**design/flow/config.mk**
```make
export PLATFORM = sky130hd
export DESIGN_NAME = LASER
export DESIGN_NICKNAME = LASER
export VERILOG_FILES = /design/flow/design.v
export SDC_FILE = /design/flow/constraint.sdc
export NUM_CORES = 4
export LEC_CHECK = 0
export ABC_AREA = 0
export CAP_MARGIN = 20
export CELL_PAD_IN_SITES_DETAIL_PLACEMENT = 1
export CELL_PAD_IN_SITES_GLOBAL_PLACEMENT = 3
export CORE_ASPECT_RATIO = 1.97
export CORE_MARGIN = 6
export CORE_UTILIZATION = 43
export CTS_CLUSTER_DIAMETER = 48
export GPL_TIMING_DRIVEN = 0
export MAX_ROUTING_LAYER = met5
export MIN_ROUTING_LAYER = met1
export PLACE_DENSITY = 0.61
export SLEW_MARGIN = 5
export TNS_END_PERCENT = 25
```
**design/flow/constraint.sdc**
```tcl
create_clock -name core_clock -period 3.19 [get_ports {CLK}]
set_input_delay 0.6380 -clock core_clock [delete_from_list [all_inputs] [get_ports {CLK}]]
set_output_delay 0.6380 -clock core_clock [all_outputs]
set_load 0.01 [all_outputs]
```
**design/flow/run.sh**
```bash
#!/bin/bash
# the make line also repeats each setting of config.mk as NAME=value (left out here)
make -C /OpenROAD-flow-scripts/flow DESIGN_CONFIG=/design/flow/config.mk WORK_HOME=/design/flow/orfs CLKGATE_MAP_FILE= finish
```
**design/flow/design.v**
```verilog
module LASER(
	CLK,
	RST,
	X,
	Y,
	C1X,
	C1Y,
	C2X,
	C2Y,
	DONE
);
input 		    CLK, RST;
input [3:0]         X, Y;
output reg	    DONE;
output reg [3:0]    C1X, C1Y, C2X, C2Y;
parameter    s_idle    = 'd0,
	     s_input   = 'd1,
	     s_circle1 = 'd2,
             s_circle2 = 'd3,
	     s_check   = 'd4,
	     s_output  = 'd5;
integer    i,j;
reg 	     map[0:15][0:15];
reg [2:0]    current_state, next_state;
reg [5:0]    cover_num1, best_num1, cover_num2, best_num2, previous_sum; 	
reg [6:0]    cnt, cnt1;
reg signed [4:0]    bias_x, bias_y;
reg signed [4:0]    cur_x, cur_y, cir1_x, cir1_y, cir2_x, cir2_y;
reg signed [4:0]    best_x1, best_y1, best_x2, best_y2;
reg signed [4:0]    last_x1, last_y1, last_x2, last_y2;
wire	convergence, search_finish, delay_flag;
wire    outside_x1, outside_y1, outside_x2, outside_y2;
wire signed[5:0]    dis1, dis2; 		
assign dis1 = (cur_x-cir1_x)*(cur_x-cir1_x) + (cur_y-cir1_y)*(cur_y-cir1_y);
assign dis2 = (cur_x-cir2_x)*(cur_x-cir2_x) + (cur_y-cir2_y)*(cur_y-cir2_y);
assign search_finish = (cnt == 'd63 && cnt1 == 'd80);
assign delay_flag = (cnt1 == 'd80);
assign convergence = (best_num1 + best_num2 <= previous_sum );
assign outside_x1 = (cir1_x + bias_x > 'd15 || cir1_x + bias_x < 0);
assign outside_y1 = (cir1_y + bias_y > 'd15 || cir1_y + bias_y < 0);
assign outside_x2 = (cir2_x + bias_x > 'd15 || cir2_x + bias_x < 0);
assign outside_y2 = (cir2_y + bias_y > 'd15 || cir2_y + bias_y < 0);
always@(posedge CLK) begin
        if(RST)	
            current_state <= s_idle;
        else	
	    current_state <= next_state;
end
always@(*) begin
        next_state = current_state;
        case(current_state)
            s_idle   : 			     next_state = s_input;
	    s_input  :  if(cnt == 'd39)	     next_state = s_circle1;
	    s_circle1:  if(search_finish)    next_state = s_circle2;
	    s_circle2:  if(search_finish)    next_state = s_check;
	    s_check  :  if(convergence)	     next_state = s_output;
	                else	             next_state = s_circle2;
	    s_output : 			     next_state = s_input;
        endcase
end
always@(posedge CLK) begin
        case(current_state)
            s_idle   :  if(RST)			       cnt <= 'd0;  
	    s_input  :  if(cnt == 'd39)		       cnt <= 'd0;
		        else 			       cnt <= cnt+1;
	    s_circle1:  if(next_state == s_circle2)    cnt <= 'd0;
		        else if(delay_flag)	       cnt <= cnt+1;
	    s_circle2:  if(next_state == s_check)      cnt <= 'd0;     
	                else if(delay_flag)	       cnt <= cnt+1;
	    s_output :				       cnt <= 'd0;					
        endcase
end
always@(posedge CLK) begin
        case(current_state)
            s_idle   :  if(RST)		  cnt1 <= 'd0;  
	    s_circle1:  if(delay_flag)    cnt1 <= 'd0;
	                else 		  cnt1 <= cnt1+1;
	    s_circle2:  if(delay_flag)	  cnt1 <= 'd0;
		        else 		  cnt1 <= cnt1+1;
	    s_output :			  cnt1 <= 'd0;
    endcase
end
always@(posedge CLK) begin
        case(current_state)
            s_idle   : if(RST)
		           for(i=0;i<16;i=i+1)
		               for(j=0;j<16;j=j+1)
		                   map[i][j] <= 'd0;
	    s_input  : map[X][Y] <= 'd1;
	    s_output : for(i=0;i<16;i=i+1)
		           for(j=0;j<16;j=j+1)
			       map[i][j] <= 'd0;		
        endcase
end
always@(posedge CLK) begin
	case(current_state)
		s_idle   : if(RST)    cur_x <= 0;
		s_circle1: 	      cur_x <= (outside_x1) ? 0 : cir1_x + bias_x;
		s_circle2:	      cur_x <= (outside_x2) ? 0 : cir2_x + bias_x;
		s_output : 	      cur_x <= 0;
	endcase
end
always@(posedge CLK) begin
	case(current_state)
		s_idle   : if(RST)    cur_y <= 0;
		s_circle1: 	      cur_y <= (outside_y1) ? 0 : cir1_y + bias_y;
		s_circle2:	      cur_y <= (outside_y2) ? 0 : cir2_y + bias_y;
		s_output : 	      cur_y <= 0;
	endcase
end
always@(posedge CLK) begin
	case(current_state)
	    s_idle   : 	if(RST)    
                            begin	
                                cir1_x <= 2; 			
                                cir1_y <= 0; 		 	
                            end
	    s_circle1:  if(delay_flag)			
			    begin	
			        if(cir1_x == 'd14)	
                                    begin	
                                        cir1_x <= 2; 			
                                        cir1_y <= cir1_y+2; 	
                                    end
			        else				
                                    begin	
                                        cir1_x <= cir1_x + 2;
				    end
			     end
			 else if(delay_flag)		
                             begin	
                                 cir1_x <= cir1_x + 2;
			     end 
	     s_check  :  if(!convergence)
		             begin   
                                 cir1_x <= best_x2;
		                 cir1_y <= best_y2;
		             end  
	     s_output :	 begin	
                             cir1_x <= 2; 			
                             cir1_y <= 0;
 			 end
	 endcase
end
always@(posedge CLK) begin
	case(current_state)
	    s_idle   : 	if(RST)					
                            begin
                                cir2_x <= 2; 			
                                cir2_y <= 0; 			
                            end
	    s_circle2:  if(delay_flag)
			    begin	
			        if(cir2_x == 'd14)	
                                    begin	
                                        cir2_x <= 2; 			
                                        cir2_y <= cir2_y+2;
                                    end
				else
				    begin
                                	cir2_x <= cir2_x + 2;
				    end
			     end
	    s_check  :  if(!convergence)
		            begin	
                                cir2_x <= 2; 			
                                cir2_y <= 0; 			
                            end
	    s_output :	
		        begin	
                            cir2_x <= 2; 			
                            cir2_y <= 0; 			
                        end
	endcase
end
always@(posedge CLK) begin
	case(current_state)
	    s_idle   :  if(RST)					
                            begin	
                                best_x1 <= 0; 
                                best_y1 <= 0; 												
                            end
	    s_circle1:  if(delay_flag)			
                            begin	
                                best_x1 <= (cover_num1 > best_num1) ? cir1_x : best_x1;
				best_y1 <= (cover_num1 > best_num1) ? cir1_y : best_y1;
                            end
	    s_check  :  if(!convergence)		
                            begin	
                                best_x1 <= best_x2;
			        best_y1 <= best_y2;										
                            end
	    s_output :							
                            begin	
                                best_x1 <= 0; 
				best_y1 <= 0; 												
                            end
	endcase
end
always@(posedge CLK) begin
	case(current_state)
            s_idle   : 	if(RST)					
                            begin
	                        best_x2 <= 0; 
				best_y2 <= 0;
 			    end
	    s_circle2:  if(delay_flag)			
                            begin
                         	best_x2 <= (cover_num2 > best_num2) ? cir2_x : best_x2;
				best_y2 <= (cover_num2 > best_num2) ? cir2_y : best_y2;
                            end 
	    s_output :	begin	
                            best_x2 <= 0; 
			    best_y2 <= 0; 	
                        end
	endcase
end
always@(posedge CLK) begin
	case(current_state)
	    s_idle   : if(RST) 					
                           bias_x <= -'d4;
	    s_circle1: if(bias_x == 'd4)
		           bias_x <= -'d4;
		       else
			   bias_x <= bias_x+1;
	    s_circle2: if(bias_x == 'd4)		
                           bias_x <= -'d4;
		       else	
			   bias_x <= bias_x+1;
	    s_output : bias_x <= -'d4;
	endcase
end
always@(posedge CLK) begin
	case(current_state)
	    s_idle   : if(RST) 					
                           bias_y <= -'d4;
	    s_circle1: if(delay_flag)			
                           bias_y <= -'d4;
		       else if(bias_x == 'd4)	
                           bias_y <= bias_y+1;	 			
	    s_circle2: if(delay_flag)			
                           bias_y <= -'d4;
		       else if(bias_x == 'd4)	
                           bias_y <= bias_y+1;	
	    s_output : bias_y <= -'d4;
	endcase
end
always@(posedge CLK) begin
	case(current_state)
	    s_idle   : if(RST) 												
                           cover_num1 <= 'd0;
	    s_circle1: if(delay_flag)										
                           cover_num1 <= 'd0;
		       else if(outside_x1 || outside_y1)					
                           cover_num1 <= cover_num1;
		       else if(dis1 <= 'sd16  && map[cur_x][cur_y] == 'd1)	
                           cover_num1 <= cover_num1+1;					 
	    s_output : 						 								
                       cover_num1 <= 'd0;
	endcase
end
always@(posedge CLK) begin
	case(current_state)
	    s_idle   : if(RST) 												
                           best_num1 <= 'd0;
	    s_circle1: if(delay_flag)										
                           best_num1 <= (cover_num1 > best_num1) ? cover_num1 : best_num1;					
	    s_check  : if(!convergence)										
                           best_num1 <= best_num2;		
	    s_output : 														
                           best_num1 <= 'd0;
	endcase
end
always@(posedge CLK) begin
	case(current_state)
	    s_idle   : if(RST) 												
                           cover_num2 <= 'd0;				
	    s_circle2: if(delay_flag)										
                           cover_num2 <= 'd0;
		       else if(outside_x2 || outside_y2)					
                           cover_num2 <= cover_num2;
		       else if(dis2 <= 'sd16  && map[cur_x][cur_y] == 'd1)	
                           cover_num2 <= (dis1 > 'sd16) ? cover_num2+1 : cover_num2;	
	    s_output : 														
                       cover_num2 <= 'd0;
	endcase
end
always@(posedge CLK) begin
	case(current_state)
	    s_idle   : if(RST) 												
                           best_num2 <= 'd0;				
	    s_circle2: if(delay_flag)										
                           best_num2 <= (cover_num2 > best_num2) ? cover_num2 : best_num2;
	    s_check	 : if(!convergence)										
                           best_num2 <= 'd0;
	    s_output : 														
                           best_num2 <= 'd0;
	endcase
end
always@(posedge CLK) begin
	case(current_state)
	    s_idle   : if(RST) 	           previous_sum <= 'd0;				
	    s_check  : if(!convergence)    previous_sum <= best_num1 + best_num2;	
	    s_output : 		           previous_sum <= 'd0;
	endcase
end
always@(posedge CLK) begin
	if(current_state == s_check && !convergence)
	begin
	    last_x1 <= best_x1;
	    last_y1 <= best_y1;
	    last_x2 <= best_x2;
	    last_y2 <= best_y2;
	end
	else if(current_state == s_output)
	begin
            last_x1 <= 'd0;
	    last_y1 <= 'd0;
	    last_x2 <= 'd0;
	    last_y2 <= 'd0;
	end
end
always@(posedge CLK) begin
	if(next_state == s_output)    DONE <= 'd1;
	else			      DONE <= 'd0;
end
always@(posedge CLK) begin
	if(next_state == s_output) 
	begin
	    C1X <= last_x1[3:0];
	    C1Y <= last_y1[3:0];
	    C2X <= last_x2[3:0];
	    C2Y <= last_y2[3:0];
	end
	else
	begin
	    C1X <= 'd0;
	    C1Y <= 'd0;
	    C2X <= 'd0;
	    C2Y <= 'd0;
	end
end
endmodule 
```
==> results_dict.tcl, run 1 <==
# metrics dict for downstream scripts
set metrics [dict create \
    syn_avg_cell_area_um2 10.1 \
    min_from "map[88]$_DFF_P_" \
    cts_inserted_buffers 40 \
    r2r-start "cur_x[1]$_SDFFCE_PP0P_" \
    via_count 14300 \
    antenna_cells 0 \
    crit_family "adder cells" \
    period_needed_ns 5.56 \
    groute.layer.met3.usage 0.0279 \
    yosys.area.top_type_share 0.303 \
    power.leakage_nw 7.94 \
    startpoint_type "register" \
    synth_stat.cells 1811 \
    maxPowerGroup "sequential cells" \
    setup_tns_ns -47.03 \
    grt_max_degree 16 \
    arrival_ns 5.82 \
    ys_warn_count 1 \
    cp-endpoint "cover_num1[5]$_SDFFCE_PN0P_" \
    top_area_cell "dfxtp_1" \
    synthFlopType "dfxtp_1" \
    switching_share 0.271 \
    io_buffers 21 \
    drcViolationCount 0 \
    synth_cells 1811 \
    worstReg2RegEnd "cover_num1[5]$_SDFFCE_PN0P_" \
    die_x_um 159 \
    cp.required_ns 3.44 \
    drt_iter0_drc 466 \
    synth-edff-count 106 \
    fin_hold_ws_ns 0.446 \
    gp_congestion 0.936 \
    synth-adder-area-share 0.0858 \
    grt_pass1_wl_mm 97.8 \
    ys_types 71 \
    ys_seq_elements 384 \
    crit_chain "buf_6 > fa_2 > a21o_1 > a21oi_2 > xnor2_2 > nand2_2 > fa_1 > inv_2 > ha_4 > fa_1 > ha_4 > inv_2 > fa_1 > inv_2 > ha_4 > xnor2_4 > xnor2_2 > xnor2_1 > xnor2_1 > nor2_2 > or3_4 > o21bai_4 > buf_12" \
    topCellsByArea "dfxtp_1 (30%), edfxtp_1 (17%), mux4_2 (7.4%)" \
    met2_usage 0.544 \
    wl_per_cell_um 26.4 \
    grt-ovfl-total 0 \
    min_path_cells 2 \
    worstSetupStartpoint "cur_x[1]$_SDFFCE_PP0P_" \
    rsz0062_at_grt "true" \
    powerComb_mw 1.71 \
    critical_path_class "register to register" \
    clk_latency_ns 0.56 \
    seq_cell_power_mw 5.15 \
    cts_buffer_depth 3 \
    cts_hold_buf 0 \
    seqPwrFrac 0.449 \
    top_cells_by_count "nand2_1 (313), dfxtp_1 (278), o21ai_0 (248), edfxtp_1 (106), ha_1 (94)" \
    cp-end-kind "register" \
    period_used_share 1.74 \
    clockRootBuffer "clkbuf_16" \
    die_h_um 302 \
    finalHoldViolCount 0 \
    p_total_mw 11.5 \
    postRouteAntennaNets 0 \
    core.rowCount 105 \
    cts.sinks 384 \
    peakVddDrop_v 0.000443 \
    pwr-share-clk 0.402 \
    fp_util 0.439 \
    drv_cap 0 \
    mux_area_frac 0.0836 \
    dpl-instance-area_um2 19400 \
    htree_levels 2 \
    syn_area_um2 18400 \
    tightest_slew_ns 1.10 \
    reg2reg_setup_slack_ns -2.37 \
    status "finished with violations" \
    wl_mm 65.3 \
    setup_viol 72 \
    cp_num_cells 23 \
    cts_tree "yes" \
    yosys.stat.seqShare 0.476 \
    slew_headroom 0.266 \
    core_area_um2 41900 \
    min_path_type "register to register" \
    min_to "map[88]$_DFF_P_" \
    nets 2043 \
    grt_usage 0.269 \
    xor_share 0.0343 \
    violations "negative setup slack" \
    ys_sh_aoi 0.138 \
    dp_hpwl_mm 50.1 \
    fmax_mhz 180 \
    vias_per_cell 5.77 \
    nFillCells 4631 \
    grt.busiest_layer "met2" \
    ys_sh_simple 0.138 \
    fin_ws_ns -2.37 \
    combGateArea_um2 9280 \
    antenna_found_initial 0 \
    met1_usage 0.235 \
    regArea_um2 8750 \
    pwr_density_cell_nw_per_um2 538 \
    pg_clk_mw 4.62 \
    chipArea_um2 48100 \
    clkTransAtPathRegs_ns 0.07 \
    fin_area_um2 21400 \
    skew_ns 0.0278 \
    pwr-share-comb 0.149 \
    area_growth_pct 16.2 \
    warnings 38 \
    critPathMaxFanout 6 \
    grt_pass1_vias 15800 \
    crit_buf_inv 5 \
    drt_first_pass_iters 5 \
    most_common_cell "nand2_1" \
    slowest_delay_ns 0.52 \
    finalNonFillerCells 2477 \
    dp_cells 2375 \
    synth-area-yosys_um2 18400 \
    p_int_mw 8.37 \
    crit_slowest_cell "fa_1" \
    topCombFamilyByArea "simple AND/OR/NAND/NOR gates" \
    synthArstFlopShare 0 \
    reg2reg_depth 23 \
    slew_violations 0 \
    ios 27 \
    p_switching_mw 3.11 \
]
-- stage by stage --
| step | setup slack, ns | utilization |
|---|---|---|
| 2_1_floorplan | -1.91 | - |
| 6_report | -2.37 | 0.510 |
| 4_1_cts | -2.40 | 0.506 |
| 5_1_grt | -2.58 | 0.510 |
| 3_3_place_gp | -2.78 | 0.461 |
| 3_5_place_dp | -2.87 | 0.462 |
-- repair_timing --
item	4_1_cts	5_1_grt
hold endpoints to repair	0	0
resized	71	25
pin swaps	30	8
setup buffers	30	7
endpoints found under the setup margin	100	95
gates cloned	1	0
-- per-layer routing --
metal | vias up | share of wire
li1 | 6571 | -
met1 | 7192 | 0.31
met2 | 334 | 0.57
met3 | 202 | 0.026
met4 | 0 | 0.093
met5 | - | 0
-- area by class of cell --
type / count / share of cell area
clock inverter: 9 / 0.00457
multi-input combinational: 1246 / 0.434
buffer: 106 / 0.0244
tap: 535 / 0.0313
timing repair buffer: 61 / 0.0279
inverter: 80 / 0.0144
sequential: 384 / 0.410
clock buffer: 56 / 0.0536
==> inputs of run 2 (changes only) <==
- ABC_AREA: 0 -> unset
- CAP_MARGIN: 20 -> 0
- CELL_PAD_IN_SITES_DETAIL_PLACEMENT: 1 -> unset
- CELL_PAD_IN_SITES_GLOBAL_PLACEMENT: 3 -> unset
- CORE_ASPECT_RATIO: 1.97 -> unset
- CORE_MARGIN: 6 -> 2
- CORE_UTILIZATION: 43 -> 72
- CTS_CLUSTER_DIAMETER: 48 -> 396
- GPL_TIMING_DRIVEN: 0 -> unset
- MAX_ROUTING_LAYER: met5 -> unset
- MIN_ROUTING_LAYER: met1 -> unset
- PLACE_DENSITY: 0.61 -> unset
- PLACE_DENSITY_LB_ADDON: unset -> 0.0
- SETUP_SLACK_MARGIN: unset -> -0.31
- SLEW_MARGIN: 5 -> 20
- TNS_END_PERCENT: 25 -> unset
- clock period: 3.19 -> 4.63 ns (I/O delays scaled with it)
==> results_dict.tcl, run 2 <==
# metrics dict for downstream scripts
set metrics [dict create \
    synthArstFlopShare 0 \
    yosys.area.top_type_share 0.303 \
    io_buffers 22 \
    syn_area_um2 18400 \
    pwr-share-comb 0.131 \
    critPathMaxFanout 6 \
    seq_cell_power_mw 3.55 \
    slew_headroom 0.313 \
    cts_tree "yes" \
    fin_util 0.815 \
    synth-adder-area-share 0.0858 \
    rsz0062_at_grt "true" \
    drt_first_pass_iters 6 \
    synthFlopType "dfxtp_1" \
    postRouteAntennaNets 0 \
    clk_latency_ns 0.54 \
    cp-endpoint "cover_num1[3]$_SDFFCE_PN0P_" \
    drv_cap 0 \
    drt_iter0_drc 1484 \
    htree_levels 2 \
    dp_hpwl_mm 31.2 \
    grt_max_degree 173 \
    topCombFamilyByArea "simple AND/OR/NAND/NOR gates" \
    top_cells_by_count "nand2_1 (313), dfxtp_1 (278), o21ai_0 (248), edfxtp_1 (106), ha_1 (94)" \
    gp_congestion 0.877 \
    synth_stat.cells 1811 \
    setup_viol 12 \
    wl_per_cell_um 21.6 \
    peakVddDrop_v 0.000345 \
    tightest_slew_ns 1.00 \
    top_area_cell "dfxtp_1" \
    grt_pass1_vias 14000 \
    powerComb_mw 1.01 \
    skew_ns 0.0313 \
    ys_types 71 \
    r2r-start "cur_x[1]$_SDFFCE_PP0P_" \
    crit_family "adder cells" \
    cts_inserted_buffers 39 \
    crit_chain "fa_2 > a21o_1 > a21oi_2 > xnor2_1 > nand2_1 > fa_1 > inv_1 > ha_1 > fa_1 > ha_1 > inv_2 > fa_1 > inv_2 > ha_4 > xnor2_2 > xnor2_2 > xnor2_2 > xnor2_1 > nor2_1 > or3_4 > o21bai_4" \
    ys_warn_count 1 \
    ys_seq_elements 384 \
    fmax_mhz 183 \
    core_area_um2 25100 \
    vias_per_cell 6.38 \
    pwr_density_cell_nw_per_um2 377 \
    cp_num_cells 21 \
    warnings 38 \
    dp_cells 2129 \
    fin_ws_ns -0.833 \
    core.rowCount 58 \
    status "finished with violations" \
    cts_hold_buf 0 \
    clkTransAtPathRegs_ns 0.06 \
    min_path_cells 2 \
    syn_avg_cell_area_um2 10.1 \
    synth-area-yosys_um2 18400 \
    worstReg2RegEnd "cover_num1[3]$_SDFFCE_PN0P_" \
    period_used_share 1.18 \
    wl_mm 47.6 \
    power.leakage_nw 7.82 \
    drcViolationCount 0 \
    antenna_cells 0 \
    finalNonFillerCells 2200 \
    ys_sh_aoi 0.138 \
    ys_sh_simple 0.138 \
    violations "negative setup slack" \
    area_growth_pct 11.3 \
    cts.sinks 384 \
    cts_buffer_depth 3 \
    seqPwrFrac 0.460 \
    crit_buf_inv 3 \
    synth_cells 1811 \
    via_count 14000 \
    worstSetupStartpoint "cur_x[1]$_SDFFCE_PP0P_" \
    most_common_cell "nand2_1" \
    p_int_mw 5.77 \
    grt-ovfl-total 0 \
    pg_clk_mw 3.16 \
    die_x_um 164 \
    cp.required_ns 4.84 \
    mux_area_frac 0.0836 \
    min_from "map[55]$_DFF_P_" \
    ios 27 \
    clockRootBuffer "clkbuf_16" \
    grt_usage 0.362 \
    min_to "map[55]$_DFF_P_" \
    switching_share 0.253 \
    period_needed_ns 5.46 \
    maxPowerGroup "sequential cells" \
    reg2reg_setup_slack_ns -0.83 \
    grt_pass1_wl_mm 74.6 \
    min_path_type "register to register" \
    yosys.stat.seqShare 0.476 \
    p_switching_mw 1.95 \
    startpoint_type "register" \
    reg2reg_depth 21 \
    crit_slowest_cell "fa_1" \
    chipArea_um2 26800 \
    xor_share 0.0343 \
    critical_path_class "register to register" \
    arrival_ns 5.67 \
    nets 1966 \
    topCellsByArea "dfxtp_1 (30%), edfxtp_1 (17%), mux4_2 (7.4%)" \
    cp-end-kind "register" \
    slowest_delay_ns 0.55 \
    antenna_found_initial 0 \
    slew_violations 0 \
    pwr-share-clk 0.410 \
    die_h_um 164 \
    finalHoldViolCount 0 \
    synth-edff-count 106 \
    fp_util 0.732 \
]
run 2: metal layers:
metal | track usage | part of all wire
met2 | 0.617 | 0.49
met3 | 0.0551 | 0.071
met1 | 0.447 | 0.38
met5 | 0 | 0
met4 | 0.189 | 0.053
run 2: through the flow:
step / setup TNS [ns] / setup WS, ns / hold WS, ns / cell area [um2] / total power [mW]
global route: -11.31 / -0.971 / 0.476 / 20500 / 7.96
global placement: -6.43 / -0.554 / 0.426 / 19100 / 4.49
CTS: -8.98 / -0.780 / 0.451 / 20400 / 7.69
finish: -9.49 / -0.833 / 0.448 / 20500 / 7.72
floorplan: -4.61 / -0.467 / 0.417 / 18400 / 4.26
detailed placement: -8.95 / -0.767 / 0.437 / 19100 / 4.53
run 2: timing repair:
item                       4_1_cts  5_1_grt
setup endpoints to repair       12       12
pin swaps                        3        2
setup buffers                    2        0
gates resized                    8        4
run 2: area by class of cell:
type	count	area, um2
Multi-Input combinational cell	1246	8970
Timing Repair Buffer	91	754
Tap cell	330	413
Sequential cell	384	8750
Inverter	80	300
Clock inverter	19	174
Clock buffer	50	1100
Fill cell	1550	4650
==> inputs of run 3 (changes only) <==
- CAP_MARGIN: 0 -> 20
- CORE_UTILIZATION: 72 -> 65
- CTS_CLUSTER_DIAMETER: 396 -> 29
- PLACE_DENSITY_LB_ADDON: 0.0 -> unset
- SETUP_SLACK_MARGIN: -0.31 -> unset
- TNS_END_PERCENT: unset -> 5
- clock period: 4.63 -> 3.54 ns (I/O delays scaled with it)
==> results_dict.tcl, run 3 <==
# metrics dict for downstream scripts
set metrics [dict create \
    critPathMaxFanout 6 \
    wl_mm 49.0 \
    postRouteAntennaNets 0 \
    cp_num_cells 21 \
    period_needed_ns 5.28 \
    antenna_cells 0 \
    yosys.area.top_type_share 0.303 \
    die_h_um 172 \
    setup_viol 18 \
    xor_share 0.0343 \
    die_x_um 172 \
    finalHoldViolCount 0 \
    warnings 38 \
    combGateArea_um2 8990 \
    clk_latency_ns 0.58 \
    crit_chain "fa_2 > a21o_1 > a21oi_2 > xnor2_1 > nand2_1 > fa_1 > inv_2 > ha_4 > fa_1 > ha_1 > inv_2 > fa_1 > inv_2 > ha_4 > xnor2_2 > xnor2_1 > xnor2_1 > xnor2_1 > nor2_1 > or3_4 > o21bai_4" \
    min_path_cells 2 \
    top_cells_by_count "nand2_1 (313), dfxtp_1 (278), o21ai_0 (248), edfxtp_1 (106), ha_1 (94)" \
    clkTransAtPathRegs_ns 0.05 \
    switching_share 0.246 \
    cts_tree "yes" \
    peakVddDrop_v 0.000540 \
    crit_family "adder cells" \
    core_area_um2 27800 \
    startpoint_type "register" \
    worstReg2RegEnd "cover_num1[0]$_SDFFCE_PN0P_" \
    yosys.stat.seqShare 0.476 \
    ys_types 71 \
    grt_max_degree 94 \
    critical_path_class "register to register" \
    chipArea_um2 29600 \
    htree_levels 3 \
    power.leakage_nw 8.82 \
    nFillCells 1753 \
    drt_iter0_drc 1173 \
    cp-end-kind "register" \
    grt_pass1_wl_mm 77.0 \
    wl_per_cell_um 20.6 \
    pwr-share-comb 0.096 \
    via_count 14400 \
    worstSetupStartpoint "cur_x[1]$_SDFFCE_PP0P_" \
    clockRootBuffer "clkbuf_16" \
    topCellsByArea "dfxtp_1 (30%), edfxtp_1 (17%), mux4_2 (7.4%)" \
    arrival_ns 5.54 \
    grt-ovfl-total 0 \
    ys_warn_count 1 \
    skew_ns 0.0269 \
    cts_buffer_depth 3 \
    cts_inserted_buffers 80 \
    syn_area_um2 18400 \
    ios 27 \
    gp_congestion 0.837 \
    p_int_mw 10.4 \
    dp_hpwl_mm 31.5 \
    min_from "map[252]$_DFF_P_" \
    syn_avg_cell_area_um2 10.1 \
    slew_violations 0 \
    area_growth_pct 22.8 \
    synthArstFlopShare 0 \
    reg2reg_setup_slack_ns -1.74 \
    tightest_slew_ns 0.915 \
    pwr-share-clk 0.567 \
    powerComb_mw 1.32 \
    synth-adder-area-share 0.0858 \
    ys_sh_aoi 0.138 \
    vias_per_cell 6.06 \
    synth-area-yosys_um2 18400 \
    min_to "map[252]$_DFF_P_" \
    setup_tns_ns -20.98 \
    fp_util 0.662 \
    synth-edff-count 106 \
    regArea_um2 8750 \
    ys_sh_simple 0.138 \
    io_buffers 22 \
    grt_pass1_vias 14500 \
    drcViolationCount 0 \
    min_path_type "register to register" \
    seq_cell_power_mw 4.65 \
    cts.sinks 384 \
    period_used_share 1.49 \
    fin_ws_ns -1.74 \
    synth_cells 1811 \
    most_common_cell "nand2_1" \
    maxPowerGroup "the clock network" \
    r2r-start "cur_x[1]$_SDFFCE_PP0P_" \
    pg_clk_mw 7.82 \
    pwr_density_cell_nw_per_um2 611 \
    fmax_mhz 189 \
    top_area_cell "dfxtp_1" \
    nets 2059 \
    topCombFamilyByArea "simple AND/OR/NAND/NOR gates" \
    ys_seq_elements 384 \
    core.rowCount 61 \
    synthFlopType "dfxtp_1" \
    grt_usage 0.337 \
    crit_slowest_cell "fa_1" \
    reg2reg_depth 21 \
    crit_top_cell "xnor2_1" \
    crit_buf_inv 3 \
    drt_first_pass_iters 5 \
    dp_slack_ns -1.85 \
    drv_cap 0 \
    slew_headroom 0.374 \
    p_switching_mw 3.39 \
    cp-endpoint "cover_num1[0]$_SDFFCE_PN0P_" \
    antenna_found_initial 0 \
    mux_area_frac 0.0836 \
    status "finished with violations" \
    slowest_delay_ns 0.57 \
    seqPwrFrac 0.337 \
    cp.required_ns 3.80 \
    synth_stat.cells 1811 \
    violations "negative setup slack" \
    rsz0062_at_grt "true" \
]
## run 3: timing repair
item / 4_1_cts / 5_1_grt
pin swaps: 14 / 4
buffers inserted: 4 / 1
hold buffers: 0 / 0
setup endpoints to repair: 71 / 55
cloned: 0 / 0
resized: 16 / 9
## run 3: final cells by class
| type | count | area share |
|---|---|---|
| Multi-Input combinational cell | 1246 | 0.398 |
| Clock inverter | 54 | 0.0318 |
| Sequential cell | 384 | 0.388 |
| Tap cell | 378 | 0.0210 |
| Clock buffer | 96 | 0.0958 |
| Inverter | 80 | 0.0133 |
| Timing Repair Buffer | 143 | 0.0520 |
## run 3: stage by stage
| stage | total power [mW] | hold slack (ns) | utilization | instances | instance area, um2 |
|---|---|---|---|---|---|
| finish | 13.8 | 0.447 | 0.812 | 2381 | 22600 |
| floorplan | 5.57 | 0.417 | - | 1816 | 18400 |
| detailed placement | 5.98 | 0.439 | 0.703 | 2226 | 19500 |
| global placement | 5.92 | 0.428 | 0.703 | 2226 | 19500 |
| CTS | 13.8 | 0.450 | 0.811 | 2380 | 22500 |
| global route | 14.2 | 0.467 | 0.812 | 2381 | 22600 |
## run 3: routing by layer
| layer | wire, um | GRT usage | vias to the layer above |
|---|---|---|---|
| met1 | 19300 | 0.411 | 7043 |
| met5 | 0 | 0 | - |
| met2 | 24500 | 0.583 | 562 |
| li1 | - | - | 6669 |
| met3 | 3010 | 0.0522 | 157 |
| met4 | 2200 | 0.170 | 0 |
==> inputs of run 4 (changes only) <==
- CAP_MARGIN: 20 -> 40
- CORE_UTILIZATION: 65 -> 72
- CTS_CLUSTER_DIAMETER: 29 -> unset
- CTS_CLUSTER_SIZE: unset -> 18
- PLACE_DENSITY_LB_ADDON: unset -> 0.0
- SETUP_SLACK_MARGIN: unset -> -0.31
- TNS_END_PERCENT: 5 -> unset
- clock period: 3.54 -> 4.84 ns (I/O delays scaled with it)
==> results_dict.tcl, run 4 <==
# metrics dict for downstream scripts
set metrics [dict create \
    gp_congestion 0.891 \
    antenna_found_initial 0 \
    reg2reg_depth 21 \
    yosys.area.top_type_share 0.303 \
    period_used_share 1.10 \
    drcViolationCount 0 \
    fin_util 0.818 \
    xor_share 0.0343 \
    top_layer "met4" \
    cp-end-kind "register" \
    topCombFamilyByArea "simple AND/OR/NAND/NOR gates" \
    critPathMaxFanout 6 \
    yosys.stat.seqShare 0.476 \
    core.rowCount 58 \
    dpl-instance-area_um2 19100 \
    pwr-share-comb 0.121 \
    wl_per_cell_um 21.7 \
    switching_share 0.243 \
    slew_headroom 0.396 \
    crit_slowest_cell "fa_1" \
    core_area_um2 25100 \
    drt_first_pass_iters 6 \
    grt_pass1_vias 13900 \
    startpoint_type "register" \
    crit_chain "fa_2 > a21o_1 > a21oi_2 > xnor2_1 > nand2_1 > fa_1 > inv_1 > ha_1 > fa_1 > ha_1 > inv_2 > fa_1 > inv_1 > ha_2 > xnor2_2 > xnor2_1 > xnor2_1 > xnor2_1 > nor2_1 > or3_4 > o21bai_4" \
    r2r-start "cur_x[1]$_SDFFCE_PP0P_" \
    ys_seq_elements 384 \
    chipArea_um2 26800 \
    worstSetupStartpoint "cur_x[1]$_SDFFCE_PP0P_" \
    met2_length_mm 23.7 \
    ys_warn_count 1 \
    wl_met3_mm 3.41 \
    slowest_delay_ns 0.52 \
    synth-edff-count 106 \
    fin_ws_ns -0.497 \
    seq_cell_power_mw 3.40 \
    via_count 14100 \
    setup_tns_ns -5.50 \
    seqPwrFrac 0.452 \
    cp-endpoint "cover_num1[4]$_SDFFCE_PN0P_" \
    cts_tree "yes" \
    cts.sinks 384 \
    mux_area_frac 0.0836 \
    dp_hpwl_mm 31.2 \
    grt_max_degree 69 \
    min_path_type "register to register" \
    min_from "map[158]$_DFF_P_" \
    grt_pass1_wl_mm 73.7 \
    synth-area-yosys_um2 18400 \
    ys_types 71 \
    wl_mm 47.6 \
    cp_num_cells 21 \
    synthArstFlopShare 0 \
    drv_cap 0 \
    arrival_ns 5.55 \
    violations "negative setup slack" \
    setup_viol 12 \
    crit_family "adder cells" \
    power.leakage_nw 7.83 \
    cts_buffer_depth 3 \
    die_h_um 164 \
    postRouteAntennaNets 0 \
    clkTransAtPathRegs_ns 0.06 \
    topCellsByArea "dfxtp_1 (30%), edfxtp_1 (17%), mux4_2 (7.4%)" \
    ys_sh_simple 0.138 \
    min_to "map[158]$_DFF_P_" \
    nets 1959 \
    warnings 35 \
    slew_violations 0 \
    maxPowerGroup "sequential cells" \
    clockRootBuffer "clkbuf_16" \
    antenna_cells 0 \
    p_int_mw 5.69 \
    status "finished with violations" \
    pg_clk_mw 3.21 \
    peakVddDrop_v 0.000384 \
    vias_per_cell 6.42 \
    min_path_cells 2 \
    synth-adder-area-share 0.0858 \
    die_x_um 164 \
    worstReg2RegEnd "cover_num1[4]$_SDFFCE_PN0P_" \
    crit_buf_inv 3 \
    io_buffers 22 \
    tightest_slew_ns 0.902 \
    cts_hold_buf 0 \
    most_common_cell "nand2_1" \
    fp_util 0.732 \
    critical_path_class "register to register" \
    htree_levels 2 \
    area_growth_pct 11.8 \
    skew_ns 0.0202 \
    syn_area_um2 18400 \
    grt-ovfl-total 0 \
    pwr-share-clk 0.427 \
    cts_inserted_buffers 41 \
    syn_avg_cell_area_um2 10.1 \
    fmax_mhz 187 \
    ys_sh_aoi 0.138 \
    rsz0062_at_grt "true" \
    synthFlopType "dfxtp_1" \
    wl_met1_mm 17.5 \
    cp.required_ns 5.05 \
    period_needed_ns 5.34 \
    crit_top_cell "xnor2_1" \
    top_area_cell "dfxtp_1" \
    top_cells_by_count "nand2_1 (313), dfxtp_1 (278), o21ai_0 (248), edfxtp_1 (106), ha_1 (94)" \
    synth_cells 1811 \
    p_switching_mw 1.82 \
    finalHoldViolCount 0 \
    drt_iter0_drc 1365 \
    clk_latency_ns 0.53 \
    powerComb_mw 0.913 \
    reg2reg_setup_slack_ns -0.50 \
    synth_stat.cells 1811 \
    grt_usage 0.358 \
    ios 27 \
    fin_area_um2 20500 \
    pwr_density_cell_nw_per_um2 366 \
]
[run 4: metal layers]
layer | up-vias | track usage
met3 | 191 | 0.0520
met2 | 708 | 0.617
met1 | 6771 | 0.429
met5 | - | 0
li1 | 6421 | -
met4 | 0 | 0.212
[run 4: area by class of cell]
class,instances,area (um2)
clock buffers,65,1300
clock inverters,8,104
fillers,1527,4560
inverters,80,300
multi-input cells,1246,8940
flip-flops and latches,384,8750
well taps,330,413
repair buffers,82,741
[run 4: what timing repair did]
action	in CTS	in global routing
endpoints found under the setup margin	12	12
cloned	0	0
resized	10	4
pin swaps	8	1
setup buffers	1	0
[run 4: stage by stage]
stage          std cells  total power, mW  hold WS, ns  setup WS, ns
5_1_grt             2195             7.75        0.468        -0.689
4_1_cts             2191             7.49        0.451        -0.467
6_report            2195             7.51        0.447        -0.497
3_3_place_gp        2113             4.28        0.426        -0.372
3_5_place_dp        2117             4.32        0.437        -0.505
2_1_floorplan       1816             4.07        0.417        -0.308
==> inputs of run 5 (changes only) <==
- ABC_AREA: unset -> 1
- CAP_MARGIN: 40 -> 25
- CELL_PAD_IN_SITES_DETAIL_PLACEMENT: unset -> 1
- CELL_PAD_IN_SITES_GLOBAL_PLACEMENT: unset -> 1
- CORE_ASPECT_RATIO: unset -> 1.0
- CORE_MARGIN: 2 -> 9
- CORE_UTILIZATION: 72 -> 70
- CTS_CLUSTER_DIAMETER: unset -> 161
- CTS_CLUSTER_SIZE: 18 -> 59
- GPL_ROUTABILITY_DRIVEN: unset -> 0
- GPL_TIMING_DRIVEN: unset -> 1
- HOLD_SLACK_MARGIN: unset -> 0.23
- MAX_ROUTING_LAYER: unset -> met5
- PLACE_DENSITY: unset -> 0.51
- PLACE_DENSITY_LB_ADDON: 0.0 -> unset
- SETUP_SLACK_MARGIN: -0.31 -> -0.25
- TNS_END_PERCENT: unset -> 35
- clock period: 4.84 -> 3.51 ns (I/O delays scaled with it)
==> results_dict.tcl, run 5 <==
# yosys + openroad results
set metrics [dict create \
    syn_avg_cell_area_um2 7.98 \
    top_cells_by_count "nand3_1 (512), nand2_1 (382), dfxtp_1 (278), o21ai_0 (272), inv_1 (239)" \
    xor_share 0.0226 \
    ys_sh_aoi 0.111 \
    core.rowCount 60 \
    top_area_cell "dfxtp_1" \
    die_h_um 184 \
    topCombFamilyByArea "simple AND/OR/NAND/NOR gates" \
    synthFlopType "dfxtp_1" \
    ys_sh_simple 0.251 \
    yosys.stat.seqShare 0.452 \
    ys_types 48 \
    synth-edff-count 106 \
    tool.error "[ERROR GPL-0301] Utilization 108.267 % exceeds 100%." \
    fp_util 0.714 \
    synth_cells 2427 \
    syn_area_um2 19400 \
    synth-area-yosys_um2 19400 \
    chipArea_um2 34000 \
    core_area_um2 27100 \
    synthArstFlopShare 0 \
    topCellsByArea "dfxtp_1 (29%), edfxtp_1 (16%), nand3_1 (13%)" \
    mux_area_frac 0 \
    status "aborted with a tool error" \
    ys_seq_elements 384 \
    die_x_um 184 \
    ys_warn_count 1 \
    synth-adder-area-share 0.0814 \
    yosys.area.top_type_share 0.288 \
    most_common_cell "nand3_1" \
    lastStage "global placement without I/O (3_1_place_gp_skip_io)" \
    synth_stat.cells 2427 \
]
==> inputs of run 6 (changes only) <==
- CAP_MARGIN: 25 -> 20
- CELL_PAD_IN_SITES_DETAIL_PLACEMENT: 1 -> unset
- CELL_PAD_IN_SITES_GLOBAL_PLACEMENT: 1 -> unset
- CORE_ASPECT_RATIO: 1.0 -> unset
- CORE_MARGIN: 9 -> 2
- CORE_UTILIZATION: 70 -> 72
- CTS_CLUSTER_DIAMETER: 161 -> 343
- CTS_CLUSTER_SIZE: 59 -> 10
- GPL_ROUTABILITY_DRIVEN: 0 -> unset
- GPL_TIMING_DRIVEN: 1 -> unset
- HOLD_SLACK_MARGIN: 0.23 -> unset
- MAX_ROUTING_LAYER: met5 -> unset
- PLACE_DENSITY: 0.51 -> 0.86
- SETUP_SLACK_MARGIN: -0.25 -> unset
- TNS_END_PERCENT: 35 -> unset
- clock period: 3.51 -> 2.7 ns (I/O delays scaled with it)
==> results_dict.tcl, run 6 <==
# metrics dict for downstream scripts
set metrics [dict create \
    slew_violations 0 \
    dp_hpwl_mm 33.1 \
    postRouteAntennaNets 0 \
    peakVddDrop_v 0.000537 \
    area_growth_pct 16.8 \
    grt-ovfl-total 0 \
    seq_cell_power_mw 6.08 \
    pwr_density_cell_nw_per_um2 592 \
    warnings 40 \
    p_total_mw 13.4 \
    yosys.area.top_type_share 0.288 \
    synth_cells 2427 \
    power.leakage_nw 9.02 \
    powerComb_mw 2.09 \
    finalNonFillerCells 2861 \
    core_area_um2 26700 \
    clk_latency_ns 0.54 \
    r2r-start "cur_x[1]$_SDFFCE_PP0P_" \
    ys_sh_simple 0.251 \
    synth-area-yosys_um2 19400 \
    reg2reg_setup_slack_ns -2.73 \
    die_x_um 168 \
    status "finished with violations" \
    top_cells_by_count "nand3_1 (512), nand2_1 (382), dfxtp_1 (278), o21ai_0 (272), inv_1 (239)" \
    period_needed_ns 5.43 \
    min_path_type "register to register" \
    violations "negative setup slack" \
    maxPowerGroup "sequential cells" \
    wl_mm 59.4 \
    p_int_mw 9.77 \
    drt_iter0_drc 3106 \
    ys_warn_count 1 \
    cts.sinks 384 \
    drt_first_pass_iters 9 \
    min_from "map[210]$_DFF_P_" \
    synth-edff-count 106 \
    topCombFamilyByArea "simple AND/OR/NAND/NOR gates" \
    clockRootBuffer "clkbuf_16" \
    ios 27 \
    setup_viol 100 \
    fp_util 0.726 \
    slowest_delay_ns 0.49 \
    rsz0062_at_grt "true" \
    critical_path_class "register to register" \
    period_used_share 2.01 \
    crit_chain "fa_2 > nand2_1 > nand2_1 > a21oi_2 > inv_2 > or2_4 > nand3_4 > fa_1 > inv_2 > ha_4 > fa_1 > ha_1 > inv_2 > fa_1 > inv_1 > ha_2 > xnor2_2 > xor2_1 > xnor2_1 > nand2_1 > nand2_2 > nor3_2 > nand4_1 > nand2_2" \
    synthFlopType "dfxtp_1" \
    synth_stat.cells 2427 \
    topCellsByArea "dfxtp_1 (29%), edfxtp_1 (16%), nand3_1 (13%)" \
    min_to "map[210]$_DFF_P_" \
    startpoint_type "register" \
    pwr-share-comb 0.156 \
    worstSetupStartpoint "cur_x[1]$_SDFFCE_PP0P_" \
    dp_cells 2774 \
    drcViolationCount 0 \
    syn_avg_cell_area_um2 7.98 \
    grt_max_degree 231 \
    finalHoldViolCount 0 \
    antenna_found_initial 0 \
    p_switching_mw 3.63 \
    die_h_um 168 \
    yosys.stat.seqShare 0.452 \
    xor_share 0.0226 \
    dp_slack_ns -2.57 \
    clkTransAtPathRegs_ns 0.06 \
    crit_buf_inv 4 \
    pwr-share-clk 0.390 \
    io_buffers 22 \
    syn_area_um2 19400 \
    mux_area_frac 0 \
    cp_num_cells 24 \
    cp-end-kind "register" \
    skew_ns 0.0181 \
    tightest_slew_ns 1.19 \
    seqPwrFrac 0.454 \
    cp.required_ns 2.93 \
    worstReg2RegEnd "cover_num2[3]$_SDFFCE_PN0P_" \
    crit_slowest_cell "edfxtp_1" \
    antenna_cells 0 \
    synth-adder-area-share 0.0814 \
    cts_buffer_depth 3 \
    drv_cap 0 \
    synthArstFlopShare 0 \
    fmax_mhz 184 \
    grt_pass1_wl_mm 93.1 \
    chipArea_um2 28200 \
    via_count 18900 \
    fin_ws_ns -2.73 \
    wl_per_cell_um 20.7 \
    vias_per_cell 6.61 \
    core.rowCount 60 \
    cp-endpoint "cover_num2[3]$_SDFFCE_PN0P_" \
    cts_tree "yes" \
    gp_congestion 0.913 \
    ys_sh_aoi 0.111 \
    cts_inserted_buffers 44 \
    reg2reg_depth 24 \
    grt_usage 0.406 \
    ys_types 48 \
    grt_pass1_vias 18200 \
    slew_headroom 0.208 \
    most_common_cell "nand3_1" \
    min_path_cells 2 \
    arrival_ns 5.66 \
    nets 2627 \
    crit_family "adder cells" \
    critPathMaxFanout 6 \
    pg_clk_mw 5.23 \
    switching_share 0.271 \
    htree_levels 2 \
    ys_seq_elements 384 \
    cts_hold_buf 0 \
    top_area_cell "dfxtp_1" \
]
run 6: metrics by stage:
step                instance area, um2  setup TNS, ns   util  hold WS [ns]
global route                     22600        -134.02  0.849         0.493
detailed placement               20700         -78.37  0.775         0.457
finish                           22600        -123.09  0.849         0.475
global placement                 20700         -73.40  0.775         0.449
CTS                              22500         -78.66  0.843         0.469
floorplan                        19500         -46.44      -         0.439
run 6: layout make-up:
cell class              instances  area (um2)
clock buffers                  60        1160
repair buffers                181        1620
flip-flops and latches        384        8750
multi-input cells            1646        9700
inverters                     246         931
well taps                     341         427
clock inverters                 3        33.8
fillers                      1465        4040
run 6: repair_timing:
item	4_1_cts	5_1_grt
gates cloned	3	0
buffers inserted	20	8
resized	90	40
pin swaps	32	19
endpoints found under the setup margin	100	100
run 6: per-layer routing:
layer  wire length, um  vias up  GRT usage
met4              3350        0      0.188
met1             21400     8772      0.537
li1                  -     8299          -
met2             27100     1481      0.652
met5                 0        -          0
met3              7430      347     0.0787
==> inputs of run 7 (changes only) <==
- ABC_AREA: 1 -> 0
- CELL_PAD_IN_SITES_DETAIL_PLACEMENT: unset -> 1
- CORE_ASPECT_RATIO: unset -> 1.97
- CORE_UTILIZATION: 72 -> 43
- CTS_CLUSTER_DIAMETER: 343 -> 48
- CTS_CLUSTER_SIZE: 10 -> unset
- GPL_TIMING_DRIVEN: unset -> 0
- MAX_ROUTING_LAYER: unset -> met4
- MIN_ROUTING_LAYER: unset -> met2
- PLACE_DENSITY: 0.86 -> unset
- PLACE_DENSITY_LB_ADDON: unset -> 0.06
- SETUP_SLACK_MARGIN: unset -> 0.17
- clock period: 2.7 -> 6.0 ns (I/O delays scaled with it)
==> results_dict.tcl, run 7 <==
# metrics dict for downstream scripts
set metrics [dict create \
    status "timing/DRC/antenna clean" \
    wl_per_cell_um 26.7 \
    drv_cap 0 \
    cp-end-kind "register" \
    rsz0062_at_grt "true" \
    ys_sh_simple 0.138 \
    crit_buf_inv 6 \
    power.leakage_nw 7.76 \
    chipArea_um2 44500 \
    grt_max_degree 17 \
    most_common_cell "nand2_1" \
    antenna_found_initial 5 \
    synth-edff-count 106 \
    die_x_um 151 \
    cts_inserted_buffers 37 \
    drt_first_pass_iters 9 \
    cp_num_cells 24 \
    min_from "map[88]$_DFF_P_" \
    ios 27 \
    skew_ns 0.0368 \
    min_path_type "register to register" \
    warnings 34 \
    critPathMaxFanout 6 \
    topCellsByArea "dfxtp_1 (30%), edfxtp_1 (17%), mux4_2 (7.4%)" \
    yosys.stat.seqShare 0.476 \
    fmax_mhz 178 \
    period_needed_ns 5.61 \
    top_cells_by_count "nand2_1 (313), dfxtp_1 (278), o21ai_0 (248), edfxtp_1 (106), ha_1 (94)" \
    arrival_ns 5.85 \
    yosys.area.top_type_share 0.303 \
    wl_mm 65.9 \
    ys_seq_elements 384 \
    cts.sinks 384 \
    crit_family "adder cells" \
    tightest_slew_ns 1.21 \
    cp-endpoint "cover_num2[4]$_SDFFCE_PN0P_" \
    p_int_mw 4.47 \
    regArea_um2 8750 \
    nFillCells 4723 \
    vias_per_cell 7.98 \
    pwr-share-comb 0.136 \
    crit_slowest_cell "fa_1" \
    reg2reg_setup_slack_ns 0.39 \
    drcViolationCount 0 \
    peakVddDrop_v 0.000233 \
    powerComb_mw 0.836 \
    startpoint_type "register" \
    pwr-share-clk 0.418 \
    cts_hold_buf 0 \
    worstSetupStartpoint "cur_x[1]$_SDFFCE_PP0P_" \
    cts_buffer_depth 3 \
    setup_viol 0 \
    seq_cell_power_mw 2.74 \
    dp_hpwl_mm 49.8 \
    drt_iter0_drc 4158 \
    syn_avg_cell_area_um2 10.1 \
    postRouteAntennaNets 0 \
    setup_tns_ns 0 \
    min_to "map[88]$_DFF_P_" \
    grt-ovfl-total 0 \
    core.rowCount 106 \
    ys_types 71 \
    grt_usage 0.462 \
    die_h_um 294 \
    topCombFamilyByArea "simple AND/OR/NAND/NOR gates" \
    crit_chain "buf_6 > inv_1 > ha_2 > inv_1 > a21o_1 > a21oi_1 > xnor2_1 > nand2_1 > fa_1 > inv_1 > ha_1 > fa_1 > ha_1 > inv_1 > fa_1 > inv_1 > ha_1 > xnor2_2 > xnor2_1 > xnor2_1 > xnor2_1 > nand3_2 > nand3_2 > o21ai_4" \
    core_area_um2 42300 \
    fp_util 0.434 \
    grt_pass1_wl_mm 96.5 \
    xor_share 0.0343 \
    r2r-start "cur_x[1]$_SDFFCE_PP0P_" \
    pwr_density_cell_nw_per_um2 295 \
    min_path_cells 2 \
    area_growth_pct 13.4 \
    gp_congestion 1.04 \
    combGateArea_um2 8980 \
    synthArstFlopShare 0 \
    synth-adder-area-share 0.0858 \
    slowest_delay_ns 0.53 \
    slew_headroom 0.190 \
    fin_util 0.493 \
    seqPwrFrac 0.446 \
    fin_hold_ws_ns 0.453 \
    pg_clk_mw 2.57 \
    syn_area_um2 18400 \
    ys_sh_aoi 0.138 \
    synth_stat.cells 1811 \
    clk_latency_ns 0.56 \
    p_total_mw 6.14 \
    finalHoldViolCount 0 \
    p_switching_mw 1.67 \
    switching_share 0.272 \
    worstReg2RegEnd "cover_num2[4]$_SDFFCE_PN0P_" \
    cts_tree "yes" \
    mux_area_frac 0.0836 \
    via_count 19700 \
    synthFlopType "dfxtp_1" \
    synth_cells 1811 \
    ys_warn_count 1 \
    maxPowerGroup "sequential cells" \
    period_used_share 0.934 \
    io_buffers 21 \
    top_area_cell "dfxtp_1" \
    synth-area-yosys_um2 18400 \
    cp.required_ns 6.25 \
    critical_path_class "register to register" \
    htree_levels 2 \
    clockRootBuffer "clkbuf_16" \
    grt_pass1_vias 21300 \
    crit_top_cell "inv_1" \
    clkTransAtPathRegs_ns 0.07 \
    reg2reg_depth 24 \
    slew_violations 0 \
    nets 2010 \
]
## run 7: cell type report
cell class | count | area share
Clock buffer | 51 | 0.0523
Multi-Input combinational cell | 1246 | 0.431
Tap cell | 540 | 0.0324
Buffer | 106 | 0.0242
Clock inverter | 14 | 0.00948
Inverter | 80 | 0.0146
Sequential cell | 384 | 0.420
Antenna cell | 14 | 0.00168
Timing Repair Buffer | 31 | 0.0148
## run 7: timing repair
action,4_1_cts,5_1_grt
pin swaps,16,8
buffers inserted,3,5
resized,16,11
endpoints found under the setup margin,12,12
## run 7: layer usage
metal / vias up / track usage / wire length (um)
met1: 6612 / - / 0
met3: 756 / 0.421 / 19300
li1: 6495 / - / -
met2: 5818 / 0.622 / 35700
met5: - / - / 0
met4: 0 / 0.194 / 11000
## run 7: through the flow
step | setup WS [ns] | std cells | cell area, um2
global placement | -0.577 | 2377 | 19300
global route | 0.140 | 2465 | 20800
finish | 0.395 | 2466 | 20800
CTS | 0.197 | 2447 | 20700
floorplan | 0.488 | 1816 | 18400
detailed placement | -0.661 | 2379 | 19300
==> inputs of run 8 (changes only) <==
- ABC_AREA: 0 -> unset
- CELL_PAD_IN_SITES_DETAIL_PLACEMENT: 1 -> unset
- CORE_ASPECT_RATIO: 1.97 -> unset
- CORE_UTILIZATION: 43 -> 40
- CTS_CLUSTER_DIAMETER: 48 -> unset
- GPL_TIMING_DRIVEN: 0 -> unset
- MAX_ROUTING_LAYER: met4 -> unset
- MIN_ROUTING_LAYER: met2 -> unset
- PLACE_DENSITY_LB_ADDON: 0.06 -> unset
- SETUP_SLACK_MARGIN: 0.17 -> unset
==> results_dict.tcl, run 8 <==
# metrics dict for downstream scripts
set metrics [dict create \
    status "timing/DRC/antenna clean" \
    arrival_ns 5.99 \
    die_x_um 218 \
    slew_violations 0 \
    cts_tree "yes" \
    peakVddDrop_v 0.000205 \
    pg_clk_mw 2.56 \
    syn_area_um2 18400 \
    setup_viol 0 \
    via_count 13100 \
    grt-ovfl-total 0 \
    nets 1921 \
    ys_sh_aoi 0.138 \
    cts_inserted_buffers 42 \
    cts.sinks 384 \
    powerComb_mw 0.663 \
    clk_latency_ns 0.57 \
    mux_area_frac 0.0836 \
    drt_first_pass_iters 5 \
    power.leakage_nw 7.58 \
    area_growth_pct 11.2 \
    grt_pass1_wl_mm 71.7 \
    reg2reg_setup_slack_ns 0.28 \
    most_common_cell "nand2_1" \
    p_int_mw 4.45 \
    gp_congestion 0.830 \
    drt_iter0_drc 1047 \
    grt_usage 0.191 \
    synth-area-yosys_um2 18400 \
    synth_cells 1811 \
    ios 27 \
    period_needed_ns 5.72 \
    synth-adder-area-share 0.0858 \
    wl_mm 44.8 \
    crit_top_cell "xnor2_1" \
    core_area_um2 45400 \
    synth-edff-count 106 \
    cp-end-kind "register" \
    worstReg2RegEnd "cover_num1[1]$_SDFFCE_PN0P_" \
    yosys.area.top_type_share 0.303 \
    syn_avg_cell_area_um2 10.1 \
    seqPwrFrac 0.459 \
    finalNonFillerCells 2428 \
    cts_resized 0 \
    critPathMaxFanout 6 \
    critical_path_class "register to register" \
    synth_stat.cells 1811 \
    io_buffers 22 \
    clockRootBuffer "clkbuf_16" \
    ys_types 71 \
    core.rowCount 78 \
    chipArea_um2 47700 \
    worstSetupStartpoint "cur_x[1]$_SDFFCE_PP0P_" \
    drcViolationCount 0 \
    htree_levels 2 \
    slowest_delay_ns 0.53 \
    synthFlopType "dfxtp_1" \
    seq_cell_power_mw 2.74 \
    grt_pass1_vias 12900 \
    min_to "map[51]$_DFF_P_" \
    pwr-share-clk 0.429 \
    dp_cells 2349 \
    warnings 35 \
    crit_buf_inv 4 \
    yosys.stat.seqShare 0.476 \
    period_used_share 0.954 \
    synthArstFlopShare 0 \
    skew_ns 0.0247 \
    top_cells_by_count "nand2_1 (313), dfxtp_1 (278), o21ai_0 (248), edfxtp_1 (106), ha_1 (94)" \
    tightest_slew_ns 1.17 \
    rsz0062_at_grt "false" \
    postRouteAntennaNets 0 \
    slew_headroom 0.202 \
    xor_share 0.0343 \
    finalHoldViolCount 0 \
    crit_slowest_cell "fa_1" \
    switching_share 0.253 \
    maxPowerGroup "sequential cells" \
    pwr-share-comb 0.111 \
    vias_per_cell 5.42 \
    topCellsByArea "dfxtp_1 (30%), edfxtp_1 (17%), mux4_2 (7.4%)" \
    ys_seq_elements 384 \
    cts_buffer_depth 3 \
    startpoint_type "register" \
    dp_hpwl_mm 30.0 \
    ys_sh_simple 0.138 \
    wl_per_cell_um 18.5 \
    cp_num_cells 22 \
    antenna_found_initial 0 \
    clkTransAtPathRegs_ns 0.06 \
    min_from "map[51]$_DFF_P_" \
    pwr_density_cell_nw_per_um2 292 \
    grt_max_degree 257 \
    crit_chain "fa_1 > a21o_1 > a21oi_1 > xnor2_1 > nand2_1 > fa_1 > inv_1 > ha_1 > fa_1 > ha_1 > inv_1 > fa_1 > inv_1 > ha_1 > xnor2_1 > xnor2_1 > xnor2_1 > xnor2_1 > nor2_1 > or3_1 > o21bai_1 > buf_4" \
    cts_hold_buf 0 \
    topCombFamilyByArea "simple AND/OR/NAND/NOR gates" \
    r2r-start "cur_x[1]$_SDFFCE_PP0P_" \
    fp_util 0.405 \
    antenna_cells 0 \
    cp-endpoint "cover_num1[1]$_SDFFCE_PN0P_" \
    min_path_cells 2 \
    p_switching_mw 1.50 \
    min_path_type "register to register" \
    drv_cap 0 \
    setup_tns_ns 0 \
    top_area_cell "dfxtp_1" \
    crit_family "adder cells" \
    die_h_um 218 \
    fmax_mhz 175 \
    reg2reg_depth 22 \
    cp.required_ns 6.27 \
    ys_warn_count 1 \
]
[run 8: area by class of cell]
type	count	area (um2)
fill	4269	24900
multi-input combinational	1246	8870
sequential	384	8750
clock buffer	52	1140
tap	600	751
timing repair buffer	43	410
inverter	80	300
clock inverter	23	216
[run 8: routing by layer]
layer	track usage	wire [um]	share of wire	up-vias
li1	-	-	-	6353
met1	0.261	20700	0.46	6377
met2	0.311	20700	0.46	334
met3	0.0337	2260	0.050	84
met4	0.0533	1070	0.024	0
met5	0	0	0	-
[run 8: repair_timing]
item / 4_1_cts / 5_1_grt
setup buffers: 0 / 2
hold endpoints to repair: 0 / 0
endpoints found under the setup margin: 0 / 6
[run 8: per-stage QoR]
stage                     instance area [um2]  power (mW)  hold WS (ns)   util  worst slack [ns]
final                                   20400        5.96         0.445  0.450             0.277
after global routing                    20400        6.19         0.472  0.450           0.00898
after CTS                               20400        6.00         0.451  0.449             0.213
after detailed placement                19000        3.45         0.436  0.419             0.228
after global placement                  19000        3.44         0.428  0.419             0.359
after floorplan                         18400        3.28         0.417      -             0.488
==> inputs of run 9 (changes only) <==
- CORE_UTILIZATION: 40 -> 21
- clock period: 6.0 -> 6.28 ns (I/O delays scaled with it)
==> results_dict.tcl, run 9 <==
# metrics dict for downstream scripts
set metrics [dict create \
    setup_tns_ns 0 \
    p_switching_mw 1.45 \
    grt_usage 0.101 \
    clockRootBuffer "clkbuf_16" \
    fp_util 0.212 \
    startpoint_type "register" \
    arrival_ns 6.06 \
    synthFlopType "dfxtp_1" \
    p_int_mw 4.17 \
    dp_hpwl_mm 30.0 \
    cts_resized 0 \
    core_area_um2 86800 \
    min_from "map[13]$_DFF_P_" \
    drt_iter0_drc 965 \
    pwr-share-clk 0.422 \
    pwr-share-comb 0.112 \
    yosys.stat.seqShare 0.476 \
    warnings 37 \
    reg2reg_depth 23 \
    die_x_um 300 \
    top_layer "met4" \
    wl_mm 45.8 \
    cts_hold_buf 0 \
    wl_met1_mm 22.0 \
    synth-edff-count 106 \
    pg_clk_mw 2.37 \
    grt_max_degree 113 \
    period_needed_ns 5.79 \
    syn_area_um2 18400 \
    grt_pass1_vias 12500 \
    postRouteAntennaNets 0 \
    pwr_density_cell_nw_per_um2 267 \
    yosys.area.top_type_share 0.303 \
    rsz0062_at_grt "false" \
    syn_avg_cell_area_um2 10.1 \
    clkTransAtPathRegs_ns 0.06 \
    ios 27 \
    maxPowerGroup "sequential cells" \
    htree_levels 2 \
    fin_util 0.242 \
    tightest_slew_ns 1.10 \
    post-cts-setup-buffers 0 \
    critical_path_class "register to register" \
    gp_congestion 0.816 \
    ys_types 71 \
    min_to "map[13]$_DFF_P_" \
    cp-end-kind "register" \
    min_path_cells 2 \
    synthArstFlopShare 0 \
    top_cells_by_count "nand2_1 (313), dfxtp_1 (278), o21ai_0 (248), edfxtp_1 (106), ha_1 (94)" \
    antenna_found_initial 0 \
    slew_violations 0 \
    synth_stat.cells 1811 \
    seqPwrFrac 0.466 \
    antenna_cells 0 \
    grt-ovfl-total 0 \
    vias_per_cell 4.41 \
    cts_tree "yes" \
    synth-adder-area-share 0.0858 \
    worstReg2RegEnd "cover_num1[1]$_SDFFCE_PN0P_" \
    xor_share 0.0343 \
    area_growth_pct 14.4 \
    io_buffers 22 \
    r2r-start "cir1_x[1]$_SDFFCE_PN1P_" \
    chipArea_um2 89900 \
    cp-endpoint "cover_num1[1]$_SDFFCE_PN0P_" \
    via_count 13100 \
    cts_buffer_depth 3 \
    min_path_type "register to register" \
    topCellsByArea "dfxtp_1 (30%), edfxtp_1 (17%), mux4_2 (7.4%)" \
    finalHoldViolCount 0 \
    met2_length_mm 20.0 \
    ys_warn_count 1 \
    crit_family "adder cells" \
    grt_pass1_wl_mm 72.5 \
    crit_chain "inv_1 > fa_1 > a21o_1 > a21oi_1 > xnor2_1 > nand2_1 > fa_1 > inv_1 > ha_1 > fa_1 > ha_1 > inv_1 > fa_1 > inv_1 > ha_1 > xnor2_1 > xnor2_1 > xnor2_1 > xnor2_1 > nor2_1 > or3_1 > o21bai_1 > buf_4" \
    ys_seq_elements 384 \
    mux_area_frac 0.0836 \
    top_area_cell "dfxtp_1" \
    die_h_um 300 \
    power.leakage_nw 7.53 \
    crit_buf_inv 5 \
    setup_viol 0 \
    wl_met3_mm 2.68 \
    peakVddDrop_v 0.000183 \
    synth-area-yosys_um2 18400 \
    fmax_mhz 173 \
    reg2reg_setup_slack_ns 0.49 \
    critPathMaxFanout 6 \
    skew_ns 0.0237 \
    wl_per_cell_um 15.4 \
    cp_num_cells 23 \
    switching_share 0.258 \
    status "timing/DRC/antenna clean" \
    ys_sh_aoi 0.138 \
    clk_latency_ns 0.57 \
    slew_headroom 0.249 \
    nets 1914 \
    drt_first_pass_iters 5 \
    drcViolationCount 0 \
    most_common_cell "nand2_1" \
    drv_cap 0 \
    powerComb_mw 0.627 \
    worstSetupStartpoint "cir1_x[1]$_SDFFCE_PN1P_" \
    cts_inserted_buffers 39 \
    cp.required_ns 6.55 \
    crit_slowest_cell "fa_1" \
    cts.sinks 384 \
    slowest_delay_ns 0.54 \
    crit_top_cell "xnor2_1" \
    topCombFamilyByArea "simple AND/OR/NAND/NOR gates" \
    period_used_share 0.922 \
    core.rowCount 108 \
    seq_cell_power_mw 2.62 \
    synth_cells 1811 \
    ys_sh_simple 0.138 \
]
## run 9: per-layer routing
metal / track usage / up-vias
li1: - / 6339
met1: 0.145 / 6352
met2: 0.154 / 362
met3: 0.0178 / 79
met4: 0.0277 / 0
met5: 0 / -
## run 9: final cells by class
type,instances,area (um2)
fillers,9292,65700
multi-input cells,1246,8860
flip-flops and latches,384,8750
well taps,1155,1450
clock buffers,61,1160
repair buffers,39,373
inverters,80,300
clock inverters,10,146
## run 9: stage by stage
step	std cells	hold WS, ns	cell area, um2	power, mW	setup slack [ns]
after detailed placement	2904	0.434	19700	3.31	0.488
after CTS	2975	0.448	21000	5.66	0.459
final	2975	0.444	21000	5.61	0.487
after floorplan	1816	0.417	18400	3.13	0.768
after global routing	2975	0.473	21000	5.85	0.0614
after global placement	2904	0.428	19700	3.29	0.583
Power and IR drop assume default switching activity.
